== job 7134 ==
// fir
module fir(
	input			clk_100k,
	input			rst_n,
	input 	signed [8:0]	samp_in,
	output 	signed [8:0]	fir_out	
);
wire	signed [15:0]	b[0:20];
reg	signed [8:0]	samp[0:20]; 
wire signed [24:0]	mult[0:20];
wire signed [33:0]	sum;
assign b[0] = 16'h0312;
assign b[1] = 16'h03F8;
assign b[2] = 16'h0694;
assign b[3] = 16'h0AAD;
assign b[4] = 16'h0FE6;
assign b[5] = 16'h15BC;
assign b[6] = 16'h1B9F;
assign b[7] = 16'h20F9;
assign b[8] = 16'h2539;
assign b[9] = 16'h27F6;
assign b[10] = 16'h28E9;
assign b[11] = 16'h27F6;
assign b[12] = 16'h2539;
assign b[13] = 16'h20F9;
assign b[14] = 16'h1B9F;
assign b[15] = 16'h15BC;
assign b[16] = 16'h0FE6;
assign b[17] = 16'h0AAD;
assign b[18] = 16'h0694;
assign b[19] = 16'h03F8;
assign b[20] = 16'h0312;
integer i;
always @(posedge clk_100k or negedge rst_n) begin
	if(!rst_n) begin
		for(i=20;i>=0;i=i-1)begin
			samp[i] <= 0;
		end
	end
	else begin  
		for(i=20;i>0;i=i-1)begin
			samp[i] <= samp[i-1];
		end
		samp[0] <= samp_in;
	end
end
genvar j;
for(j=0;j<=20;j=j+1)begin
	assign mult[j] = $signed(samp[j])*$signed(b[j]);
end
assign sum = mult[0]+mult[1]+mult[2]+mult[3]+mult[4]+mult[5]+mult[6]+mult[7]+mult[8]+mult[9]+mult[10]+mult[11]+mult[12]+mult[13]+mult[14]+mult[15]+mult[16]+mult[17]+mult[18]+mult[19]+mult[20];
assign fir_out = sum[24:16];
endmodule
Size in the first run: ~190 flip-flops.
==> flow/config.mk <==
export PLATFORM = sky130hd
export DESIGN_NAME = fir
export DESIGN_NICKNAME = fir
export VERILOG_FILES = /design/flow/design.v
export SDC_FILE = /design/flow/constraint.sdc
export NUM_CORES = 4
export LEC_CHECK = 0
export ABC_AREA = 1
export CAP_MARGIN = 20
export CELL_PAD_IN_SITES_GLOBAL_PLACEMENT = 0
export CORE_ASPECT_RATIO = 0.83
export CORE_MARGIN = 2
export CORE_UTILIZATION = 72
export CTS_CLUSTER_DIAMETER = 217
export CTS_CLUSTER_SIZE = 14
export GPL_ROUTABILITY_DRIVEN = 1
export MAX_ROUTING_LAYER = met4
export MIN_ROUTING_LAYER = met1
export PLACE_DENSITY = 0.35
export SETUP_SLACK_MARGIN = 2.72
export SLEW_MARGIN = 20
export TNS_END_PERCENT = 5
==> flow/constraint.sdc <==
create_clock -name core_clock -period 9.17 [get_ports {clk_100k}]
set_input_delay 1.8340 -clock core_clock [delete_from_list [all_inputs] [get_ports {clk_100k}]]
set_output_delay 1.8340 -clock core_clock [all_outputs]
set_load 0.01 [all_outputs]
run.sh (not shown) runs the stock make flow with config.mk's settings and CLKGATE_MAP_FILE=.
The layout from job 7134, despite a flow that completed every stage, fails the layout checks, with the failing checks listed as negative setup slack.
### job 7134 -> job 252
- a deleted CTS_CLUSTER_DIAMETER that had been 217
- a deleted MIN_ROUTING_LAYER that had been met1
- a deleted TNS_END_PERCENT that had been 5
- a deleted CELL_PAD_IN_SITES_GLOBAL_PLACEMENT that had been 0
- a deleted CORE_ASPECT_RATIO that had been 0.83
- a deleted CTS_CLUSTER_SIZE that had been 14
- a change of SETUP_SLACK_MARGIN from 2.72 to 1.16
- an added PLACE_DENSITY_LB_ADDON of 0.01
- a deleted GPL_ROUTABILITY_DRIVEN that had been 1
- a deleted PLACE_DENSITY that had been 0.35
- a change of the clock period (ns, I/O delays scaled along) from 9.17 to 4.5
Findings:
- Number of placement rows grows by a little under 10% when moving from job 7134 to job 252.
- On met1 track demand over resource: between job 7134 and job 252, it ends up higher for job 7134.
- Job 252: complete, dirty (negative setup slack)
- Looking at start point of the critical path, the samp[1][2] result is from job 7134; the samp[9][3] one comes from job 252.
- Job 252 vs job 7134: wire length on met2 up in job 252
- Between job 7134 and job 252, the normalized max-slew margin is lower for job 7134.
Input-level comparison between job 8657 and job 252:
- a deleted SETUP_SLACK_MARGIN that had been 1.16
- a deleted ABC_AREA that had been 1
- a change of CORE_UTILIZATION from 72 to 43
- a deleted MAX_ROUTING_LAYER that had been met4
- a deleted PLACE_DENSITY_LB_ADDON that had been 0.01
- a change of the clock period (ns, I/O delays scaled along) from 4.5 to 15.8
Findings:
- Job 8657 closes out successfully: all stages finished, all timing, DRC and antenna checks passed.
- Looking at post-CTS setup buffer count, job 8657 sits 6 below job 252.
- Per the comparison of job 8657 with job 252, setup slack now larger, clock skew went down 0.0038 ns.
